==> flow/design.v (excerpt) <==
module CPU(
				clk,
			  rst_n,
		   IO_stall,
         awid_m_inf,
       awaddr_m_inf,
       awsize_m_inf,
      awburst_m_inf,
        awlen_m_inf,
      awvalid_m_inf,
      awready_m_inf,
        wdata_m_inf,
        wlast_m_inf,
       wvalid_m_inf,
       wready_m_inf,
          bid_m_inf,
        bresp_m_inf,
       bvalid_m_inf,
       bready_m_inf,
         arid_m_inf,
       araddr_m_inf,
        arlen_m_inf,
       arsize_m_inf,
      arburst_m_inf,
      arvalid_m_inf,
      arready_m_inf, 
          rid_m_inf,
        rdata_m_inf,
        rresp_m_inf,
        rlast_m_inf,
       rvalid_m_inf,
       rready_m_inf 
);
Size in the first run: about 3100 cells after synthesis, roughly 420 flip-flops, ~230 I/O pins, roughly 0.029 mm2 of cells after synthesis.
==> flow/config.mk <==
export PLATFORM = sky130hd
export DESIGN_NAME = CPU
export DESIGN_NICKNAME = CPU
export VERILOG_FILES = /design/flow/design.v
export SDC_FILE = /design/flow/constraint.sdc
export NUM_CORES = 4
export LEC_CHECK = 0
export CAP_MARGIN = 30
export CORE_MARGIN = 2
export CORE_UTILIZATION = 43
export CTS_CLUSTER_DIAMETER = 166
export CTS_CLUSTER_SIZE = 11
export GPL_ROUTABILITY_DRIVEN = 0
export HOLD_SLACK_MARGIN = 0.03
export SETUP_SLACK_MARGIN = -0.12
export SLEW_MARGIN = 20
export TNS_END_PERCENT = 75
==> flow/constraint.sdc <==
create_clock -name core_clock -period 3.8 [get_ports {clk}]
set_input_delay 0.7600 -clock core_clock [delete_from_list [all_inputs] [get_ports {clk}]]
set_output_delay 0.7600 -clock core_clock [all_outputs]
set_load 0.01 [all_outputs]
run.sh (not shown) runs the stock make flow with config.mk's settings and CLKGATE_MAP_FILE=.
The baseline finished with setup timing left.
Next try:
Settings changed: CAP_MARGIN 30 to 20, CORE_UTILIZATION 43 to 72, CTS_CLUSTER_DIAMETER 166 to default, CTS_CLUSTER_SIZE 11 to default, GPL_ROUTABILITY_DRIVEN 0 to default, HOLD_SLACK_MARGIN 0.03 to default, PLACE_DENSITY from default to 0.67, SETUP_SLACK_MARGIN -0.12 to default, TNS_END_PERCENT 75 to 5.
Clock period 3.8 ns to 4.06 ns, I/O delays scaled along.
What happened: The new run finished but failed the layout checks on setup timing. Routed wire length goes up by 1.1%. Hold slack improved by 90 ps. Non-clock buffer count goes down by 32. Register-to-register slack improved by 190 ps. Global-route usage goes up by 22 points. Design area goes down by 1.9%.
Next try:
Settings changed: CORE_UTILIZATION 72 to 64, PLACE_DENSITY 0.67 to default, TNS_END_PERCENT 5 to default.
Result: The changed run produced a layout that fails on setup timing. Design area grows by 1.9%. Routed wire length barely changes. Total power grows by 3.1%.
Next try:
Settings changed: CORE_UTILIZATION 64 to 72, CTS_CLUSTER_DIAMETER from default to 231, CTS_CLUSTER_SIZE from default to 15.
Clock period 4.06 ns to 4.08 ns, I/O delays scaled along.
The new run produced a layout that fails on setup timing.
Global-route usage came out higher by 6.8 points.
Synthesized area stays the same.
Sequential share of layout area came out higher by 0.71 points.
Clock-buffer cell count drops by 23.
Routed wire length grows by 1.9%.
Next try:
Settings changed: CORE_UTILIZATION 72 to 40, CTS_CLUSTER_DIAMETER 231 to default, CTS_CLUSTER_SIZE 15 to default.
Clock period 4.08 ns to 5.88 ns, I/O delays scaled along.
Result: The new run completed with no timing, DRC or antenna violations. Count of clock-buffer cells in the layout came out higher by 22. Die size climbs by 78%. Global-route usage is lower by 27 points. Routed wire length went down by 8.5%. Total power shrinks by 21%. Register-to-register slack gets better by 1300 ps. Critical path depth rises by 1. Cell area falls by 1.8%.
Next try:
Settings changed: CORE_UTILIZATION 40 to 59.
Clock period 5.88 ns to 4.08 ns, I/O delays scaled along.
What happened: The changed run produced a layout that fails on setup timing; final cell count drops by 4.3%; flip-flop count stays the same; power is higher by about 46%; wire length went up by about 4%.

* * *

## the baseline
Starting RTL as in the previous note.
export LEC_CHECK = 0
export CAP_MARGIN = 35
export CORE_MARGIN = 2
export CORE_UTILIZATION = 43
export CTS_CLUSTER_SIZE = 11
export GPL_ROUTABILITY_DRIVEN = 0
export HOLD_SLACK_MARGIN = 0.03
export SETUP_SLACK_MARGIN = -0.12
export SLEW_MARGIN = 20
export TNS_END_PERCENT = 75
create_clock -name core_clock -period 3.8 [get_ports {clk}]
The baseline: flow complete, layout not clean; failing: negative setup slack
What the candidate does differently from the baseline at the input level:
- CAP_MARGIN: 35 -> 20
- GPL_ROUTABILITY_DRIVEN: 0 -> unset
- CORE_UTILIZATION: 43 -> 40
- SETUP_SLACK_MARGIN: -0.12 -> unset
- HOLD_SLACK_MARGIN: 0.03 -> unset
- CTS_CLUSTER_SIZE: 11 -> unset
- TNS_END_PERCENT: 75 -> unset
- the clock period (ns, I/O delays scaled along): 3.8 -> 6.0
==> results <==
~same yosys stat chip area in the baseline and the candidate. Synthesis-to-layout area growth: the candidate vs the baseline down 4.6 points. The run showing the greater amount of wire on met2 after detailed routing is the baseline. A worst setup path endpoint of rd_data[14] is what the candidate shows, while rd_data[12] belongs to the baseline. The candidate: post-cts gate resize count is 85 lower than what the baseline reported. Compared with the baseline, the candidate shows fraction of area in clock buffers and inverters higher by 0.45 points. Looking at the reports, the candidate completed the entire flow and the layout it produced met the timing, DRC and antenna checks.
Power and IR drop assume default switching activity.
